==> v30: inputs <==
// ClockTest
module ClockTest(
	input clk,
	input rst,
	input btn,
	output reg [6:0] seg,  
	output reg [3:0] an,
	output reg buttons_pressed, 
	output reg buttons_released 
);
Settings: LEC_CHECK=0, ABC_AREA=1, CAP_MARGIN=20, CORE_MARGIN=2, CORE_UTILIZATION=71, CTS_CLUSTER_DIAMETER=192, CTS_CLUSTER_SIZE=72, MAX_ROUTING_LAYER=met4, PLACE_DENSITY_LB_ADDON=0.01, SETUP_SLACK_MARGIN=3.58, SLEW_MARGIN=20; clock period 25.9 ns.
run.sh (not shown) runs the stock make flow with config.mk's settings and CLKGATE_MAP_FILE=.
==> v22 (differences from v30) <==
Settings changed: ABC_AREA 1 to not set, CORE_UTILIZATION 71 to 65, CTS_CLUSTER_DIAMETER 192 to not set, CTS_CLUSTER_SIZE 72 to not set, HOLD_SLACK_MARGIN set to -0.1, PLACE_DENSITY_LB_ADDON 0.01 to not set, SETUP_SLACK_MARGIN 3.58 to not set.
==> flow/constraint.sdc (replaced) <==
create_clock -name core_clock -period 45.2 [get_ports {clk}]
set_input_delay 9.0400 -clock core_clock [delete_from_list [all_inputs] [get_ports {clk}]]
set_output_delay 9.0400 -clock core_clock [all_outputs]
set_load 0.01 [all_outputs]
==> v21 (differences from v30) <==
Settings changed: CORE_UTILIZATION 71 to 72, CTS_CLUSTER_DIAMETER 192 to 261, CTS_CLUSTER_SIZE 72 to 100, MAX_ROUTING_LAYER met4 to not set, PLACE_DENSITY_LB_ADDON 0.01 to not set, SETUP_SLACK_MARGIN 3.58 to not set.
==> flow/constraint.sdc (replaced) <==
create_clock -name core_clock -period 25.7 [get_ports {clk}]
set_input_delay 5.1400 -clock core_clock [delete_from_list [all_inputs] [get_ports {clk}]]
set_output_delay 5.1400 -clock core_clock [all_outputs]
set_load 0.01 [all_outputs]
==> qor summary <==
metric                                                                v22                       v30             v21
Outcome                                                    finished clean    stopped before the end  finished clean
Stage where the flow stopped                                            -  global routing (5_1_grt)               -
Instance area after placement                                 30200 sq um               35000 sq um     35100 sq um
Total design power                                                 228 uW                         -          367 uW
Origin of the critical flop-to-flop path                          cnt[28]                         -         cnt[34]
Routability congestion estimate from global placement                1.06                      1.05            1.07
Cell total in the yosys stat output                                  4269                      5661            5661
Number of clock buffers in the layout                                   9                         -               9
Relative contribution of the clock network to total power           0.349                         -           0.408
Worst-Margin Slew                                                 1.13 ns                         -        0.884 ns
Logic inverters                                                       108                         -             813
Setup TNS Final                                                      0 ns                         -            0 ns
P_comb                                                            39.3 uW                         -         41.4 uW
Multi-input gate share of the layout cell area                      0.854                         -           0.766
Total internal power                                               157 uW                         -          258 uW
Non-filler instance count after layout                               4710                         -            6387
DRC                                                                     0                         -               0

==> job 1108 <==
==> flow/design.v <==
`timescale 1ns / 1ps
module button_debounce (
    input clk,        
    input rst,        
    input button_in,  
    output reg button_out  
);
    parameter integer DEBOUNCE_TIME = 200; 
    reg [19:0] counter;
    reg button_state;
    always @(posedge clk or posedge rst) begin
        if (rst) begin
            counter <= 0;
            button_state <= 0;
            button_out <= 0;
        end else begin
            if (button_in != button_state) begin
                counter <= counter + 1;
                if (counter >= DEBOUNCE_TIME) begin
                    button_state <= button_in;
                    button_out <= button_in;
                    counter <= 0;
                end
            end else begin
                counter <= 0;
            end
        end
    end
endmodule
`timescale 1ns / 1ps
module operatorremainder(
    input [35:0] n,
    output reg is_multiple
);
	parameter DIVISOR = 20000;
	reg [35:0] temp;
	reg [35:0] quotient;
	reg [35:0] remainder;
	integer i;
	always @(*) begin
        temp = n;
        quotient = 0;
        remainder = 0;
        for (i = 35; i >= 0; i = i - 1) begin
            quotient = (quotient << 1) | (temp[i] ? 1'b1 : 1'b0);
            if (quotient >= DIVISOR) begin
                quotient = quotient - DIVISOR;
                remainder = (remainder << 1) | 1'b1;
            end else begin
                remainder = (remainder << 1);
            end
        end
        is_multiple = (quotient == 0);
    end
endmodule
`timescale 1ns / 1ps
module ClockTest(
	input clk,
	input rst,
	input btn,
	output reg [6:0] seg,  
	output reg [3:0] an,
	output reg buttons_pressed, 
	output reg buttons_released 
);
	wire is_divisible;  
   reg [7:0] counter;  
   reg [35:0] cnt;	 
   wire buttons_out;
	reg buttons_out_prev;
   wire [6:0] segments [15:0];  
	reg [3:0] ones;  
   reg [3:0] tens;  
	reg [3:0] s_ones;  
	reg [3:0] s_tens;  
   reg [6:0] refresh_counter;  
   reg refresh_flag;	 
   reg [7:0] clk_display;  
      assign segments[0] = 7'b1000000;   
      assign segments[1] = 7'b1111001;   
      assign segments[2] = 7'b0100100;   
      assign segments[3] = 7'b0110000;   
      assign segments[4] = 7'b0011001;   
      assign segments[5] = 7'b0010010;   
      assign segments[6] = 7'b0000010;   
      assign segments[7] = 7'b1111000;   
      assign segments[8] = 7'b0000000;   
      assign segments[9] = 7'b0010000;   
      assign segments[10] = 7'b0001000;  
      assign segments[11] = 7'b0000011;  
      assign segments[12] = 7'b1000110;  
      assign segments[13] = 7'b0100001;  
      assign segments[14] = 7'b0000110;  
      assign segments[15] = 7'b0001110;  
   button_debounce debounce (
		.clk(clk),
		.rst(rst),
		.button_in(btn),
		.button_out(buttons_out)
   );
   operatorremainder remainder (
        .n(cnt),
        .is_multiple(is_divisible)
    );
   always @ (posedge clk or posedge rst) begin
      if (rst) begin  
         cnt <= 0;
         counter <= 0;
			ones <= 0;
			tens <= 0;
			s_ones <= 0;
			s_tens <= 0;
			clk_display <= 0;
			buttons_out_prev <= 0;
			buttons_pressed <= 0;
			buttons_released <= 0;
      end else begin
			if(cnt == 1_200_000 -1) begin 
				cnt <= 0;
				ones <= 0;
				tens <= 0;
				s_ones <= 0;
				s_tens <= 0;
				clk_display <= 0;
			end else begin
			if (is_divisible) begin 
				if(clk_display == 60) begin
					s_ones <= 0;
					s_tens <= 0;
				end else begin
					clk_display <= clk_display+1;
					if(s_ones == 9) begin
						s_ones <= 0;
						s_tens <= s_tens + 1;
					end else begin
						s_ones <= s_ones + 1;
					end
				end
			end
			buttons_out_prev <= buttons_out;
			buttons_pressed <= (buttons_out & ~buttons_out_prev);	  
			buttons_released <= (~buttons_out & buttons_out_prev);  
			if (buttons_pressed) begin
				if (ones == 9) begin
					ones <= 0;
					if (tens == 9) begin
						tens <= 0;
					end else begin
						tens <= tens + 1;
					end
				end else begin
				ones <= ones + 1;
				end
			end
			cnt <= cnt + 1;
         end   
      end
   end
	always @(posedge clk or posedge rst) begin
		if (rst) begin
			refresh_counter <= 0;
			refresh_flag <= 0;
		end else begin
		refresh_counter <= refresh_counter + 1;
		if (refresh_counter == 250) begin   
			refresh_counter <= 0;
			refresh_flag <= ~refresh_flag;
		end
		end
	end
	always @(posedge clk or posedge rst) begin
		if (rst) begin
			seg <= 7'b1111111;
			an <= 4'b1111;
		end else
		case (refresh_counter[6:5])
			2'b00: begin
				seg <= segments[ones];
				an <= 4'b1110; 
			end
			2'b01: begin
				seg <= segments[tens];
				an <= 4'b1101; 
			end
				2'b10: begin
				seg <= segments[s_ones];
				an <= 4'b1011; 
			end
				2'b11: begin
				seg <= segments[s_tens];
				an <= 4'b0111; 
			end
		endcase
end
endmodule
==> flow/run.sh <==
#!/bin/bash
# the make line also repeats each setting of config.mk as NAME=value (left out here)
make -C /OpenROAD-flow-scripts/flow DESIGN_CONFIG=/design/flow/config.mk WORK_HOME=/design/flow/orfs CLKGATE_MAP_FILE= finish
==> flow/config.mk <==
export PLATFORM = sky130hd
export DESIGN_NAME = ClockTest
export DESIGN_NICKNAME = ClockTest
export VERILOG_FILES = /design/flow/design.v
export SDC_FILE = /design/flow/constraint.sdc
export NUM_CORES = 4
export LEC_CHECK = 0
export ABC_AREA = 1
export CAP_MARGIN = 20
export CORE_MARGIN = 2
export CORE_UTILIZATION = 70
export CTS_CLUSTER_DIAMETER = 195
export CTS_CLUSTER_SIZE = 72
export PLACE_DENSITY_LB_ADDON = 0.01
export SETUP_SLACK_MARGIN = 3.85
export SLEW_MARGIN = 20
==> flow/constraint.sdc <==
create_clock -name core_clock -period 25.9 [get_ports {clk}]
set_input_delay 5.1800 -clock core_clock [delete_from_list [all_inputs] [get_ports {clk}]]
set_output_delay 5.1800 -clock core_clock [all_outputs]
set_load 0.01 [all_outputs]
==> job 2141 (differences from job 1108) <==
- ABC_AREA: 1 -> unset
- CORE_UTILIZATION: 70 -> 40
- CTS_CLUSTER_DIAMETER: 195 -> unset
- CTS_CLUSTER_SIZE: 72 -> unset
- PLACE_DENSITY_LB_ADDON: 0.01 -> unset
- SETUP_SLACK_MARGIN: 3.85 -> unset
==> flow/constraint.sdc (replaced) <==
create_clock -name core_clock -period 50.0 [get_ports {clk}]
set_input_delay 10.0000 -clock core_clock [delete_from_list [all_inputs] [get_ports {clk}]]
set_output_delay 10.0000 -clock core_clock [all_outputs]
set_load 0.01 [all_outputs]
==> GITHUB_STEP_SUMMARY <==
### Flow metrics

| Metric | Value |
|---|---|
| Synth logic family | simple AND/OR/NAND/NOR gates |
| Status | stopped before the end |
| Error | [ERROR GRT-0232] Routing congestion too high. Check the congestion heatmap in the GUI. |
| Placeable Area | 49000 µm² |
| Mapped Cells | 5661 |
| Pre-Place Util | a little under three quarters |
| # rows | 81 |
| Grt met1 use | 75.5% |
| Yosys stat area | approximately 35000 µm² |
| Fail Step | global routing (5_1_grt) |
| Setup Buffers After CTS | roughly 160 |
| Main area contributors | nand2_1 17%, nand2_4 11%, nand2_2 8.0% |
| Ys cells | 5661 |
| Post-cts sizing count | 203 |
| Mapped cell area | 34700 µm² |
| Global route overflow | 70 |
| Die Size | slightly above 50000 µm² |
| Syn avg cell area | 6.14 µm² |
the above is filed under job 1108

==> GITHUB_STEP_SUMMARY <==
### Yosys + OpenROAD results

| Metric | Value |
|---|---|
| Status | no timing/DRC/antenna violations |
| Yosys stat area | 30100 µm² |
| Main area contributors | xnor2_1 9.0%, dfrtp_1 7.6%, nand2_1 4.8% |
| Synth logic family | AND-OR/OR-AND gates |
| Mapped Cells | 4269 |
| Setup Buffers After CTS | 0 |
| Global route overflow | 0 |
| Mapped cell area | 30100 µm² |
| Placeable Area | 74400 µm² |
| Grt met1 use | 37.1% |
| Syn avg cell area | slightly above 7 µm² |
| Hold Buf Count CTS | 0 |
| Ys cells | 4269 |
| # rows | 100 |
| Pre-Place Util | about two fifths |
| Kind of critical path | flop to flop |
the above is filed under job 2141

No activity file was given, so power comes from the tool's default toggle rates.
